==> flow/design.v <==
module mult32x32_fsm (
    input logic clk,               
    input logic reset,             
    input logic start,             
    output logic busy,             
    output logic [1:0] a_sel,      
    output logic b_sel,            
    output logic [2:0] shift_sel,  
    output logic upd_prod,         
    output logic clr_prod          
);
	typedef enum { idle, handle1, handle2, handle3, handle4, handle5, handle6, handle7, handle8} sm_type;
	sm_type current_state;
	sm_type next_state;
	always_ff @(posedge clk, posedge reset) begin
		if (reset== 1'b1) begin
			current_state <=idle;
		end
		else begin
			current_state <= next_state;
		end
	end
	always_comb begin
		next_state= current_state;
		busy=1'b1;
		upd_prod= 1'b1;
		clr_prod= 1'b0;
		a_sel= 2'b0;
		b_sel= 1'b0;
		shift_sel= 3'b0;
		case(current_state)
			idle: begin
				if(start== 1'b0) begin
					next_state=idle;
					busy=1'b0;
					upd_prod=1'b0;
				end
				else begin
					next_state=handle1;
					busy=1'b0;
					upd_prod=1'b0;
					clr_prod=1'b1;
				end
			end
			handle1: begin
				next_state= handle2;
				a_sel=2'b0;
				b_sel=1'b0;
				shift_sel=3'b0;
			end
			handle2: begin
				next_state= handle3;
				a_sel=2'b01;
				b_sel=1'b0;
				shift_sel=3'b001;
			end
			handle3: begin
				next_state= handle4;
				a_sel=2'b10;
				b_sel=1'b0;
				shift_sel=3'b010;
			end
			handle4: begin
				next_state= handle5;
				a_sel=2'b11;
				b_sel=1'b0;
				shift_sel=3'b011;
			end
			handle5: begin
				next_state= handle6;
				a_sel=2'b0;
				b_sel=1'b1;
				shift_sel=3'b010;
			end
			handle6: begin
				next_state= handle7;
				a_sel=2'b01;
				b_sel=1'b1;
				shift_sel=3'b011;
			end
			handle7: begin
				next_state= handle8;
				a_sel=2'b10;
				b_sel=1'b1;
				shift_sel=3'b100;
			end
			handle8: begin
				next_state= idle;
				a_sel=2'b11;
				b_sel=1'b1;
				shift_sel=3'b101;
			end
		endcase
	end
endmodule
module mult32x32_arith (
    input logic clk,              
    input logic reset,            
    input logic [31:0] a,         
    input logic [31:0] b,         
    input logic [1:0] a_sel,      
    input logic b_sel,            
    input logic [2:0] shift_sel,  
    input logic upd_prod,         
    input logic clr_prod,         
    output logic [63:0] product   
);
logic [15:0] out16;
logic [7:0] out8;
always_comb begin
	case(a_sel)
		2'b00: out8 = a[7:0];
		2'b01: out8 = a[15:8];
		2'b10: out8 = a[23:16];
		2'b11: out8 = a[31:24];
	endcase
end
always_comb begin
	case(b_sel)
		1'b0: out16 = b[15:0];
		1'b1: out16 = b[31:16];
	endcase
end
logic [23:0] mult;
always_comb begin
	mult = out16 * out8;
end
logic [63:0] shifted;
always_comb begin
	shifted = 64'b0;
	case(shift_sel)
		3'b000: shifted = mult;
		3'b001: shifted = mult << 8; 
		3'b010: shifted = mult << 16;
		3'b011: shifted = mult << 24;
		3'b100: shifted = mult << 32;
		3'b101: shifted = mult << 40;
	endcase
end
always_ff @(posedge clk, posedge reset) begin
	if(reset == 1'b1) begin 
		product <= 64'b0;
	end
	else begin
		if(clr_prod == 1'b1) begin
			product <= 64'b0;
		end
		else if (upd_prod == 1'b1) begin
			product <= product + shifted;
		end
	end
end
endmodule
module mult32x32 (
    input logic clk,             
    input logic reset,           
    input logic start,           
    input logic [31:0] a,        
    input logic [31:0] b,        
    output logic busy,           
    output logic [63:0] product  
);
logic [1:0] a_sel;
logic b_sel;
logic [2:0] shift_sel;
logic upd_prod;
logic clr_prod;
mult32x32_fsm fsm(
	.clk(clk),
	.reset(reset),
	.start(start),
	.busy(busy),
	.a_sel(a_sel),
	.b_sel(b_sel),
	.shift_sel(shift_sel),
	.upd_prod(upd_prod),
	.clr_prod(clr_prod)
);
mult32x32_arith arith(
	.clk(clk),
	.reset(reset),
	.a(a),
	.b(b),
	.a_sel(a_sel),
	.b_sel(b_sel),
	.shift_sel(shift_sel),
	.upd_prod(upd_prod),
	.clr_prod(clr_prod),
	.product(product)
);
endmodule
Settings: LEC_CHECK=0, CAP_MARGIN=20, CORE_ASPECT_RATIO=1.41, CORE_MARGIN=2, CORE_UTILIZATION=66, SETUP_SLACK_MARGIN=-1.2, SLEW_MARGIN=20; clock period 12.0 ns.
run.sh (not shown) runs the stock make flow with config.mk's settings and CLKGATE_MAP_FILE=.
Rerun with:
- CORE_ASPECT_RATIO: 1.41 -> unset
- CORE_UTILIZATION: 66 -> 40
- SETUP_SLACK_MARGIN: -1.2 -> unset
After rerunning:
- area after synthesis does not change
- fmax is higher slightly
- register-to-register slack improved by 0.08 ns
- clock skew climbs by 0.0046 ns
- hold slack improves by 0.0064 ns
- non-clock buffer count rose by 6
- sequential share of layout area came out lower by 0.21 points
- routed wire length increases by a few percent
- die size increases by well over a third
- setup slack improves by 0.16 ns
Rerun with:
- ABC_AREA: unset -> 1
- CELL_PAD_IN_SITES_GLOBAL_PLACEMENT: unset -> 1
- CORE_ASPECT_RATIO: unset -> 1.01
- CORE_UTILIZATION: 40 -> 19
- HOLD_SLACK_MARGIN: unset -> 0.08
- MIN_ROUTING_LAYER: unset -> met2
The new run finished but fails on DRC.
Count of clock-buffer cells in the layout is lower by 3.
Setup slack is better by 0.31 ns.
Wire length climbs by about 70%.
Global-route usage goes up by 2.4 points.
Rerun with:
- ABC_AREA: 1 -> unset
- CELL_PAD_IN_SITES_GLOBAL_PLACEMENT: 1 -> unset
- CORE_ASPECT_RATIO: 1.01 -> unset
- CORE_UTILIZATION: 19 -> 62
- HOLD_SLACK_MARGIN: 0.08 -> unset
- MIN_ROUTING_LAYER: met2 -> unset
- clock period: 12.0 -> 5.3 ns (I/O delays scaled with it)
This time the run aborted during clock tree synthesis. Area after synthesis goes down by roughly a tenth. Synthesized cell count goes down by a quarter to a third. Die size goes down by well over a third.
Rerun with:
- CORE_UTILIZATION: 62 -> 54
- clock period: 5.3 -> 6.16 ns (I/O delays scaled with it)
=> This time the run ran to the end with violations: setup timing; die area grows by about 14%; area after synthesis is unchanged; synthesized cell count does not change.
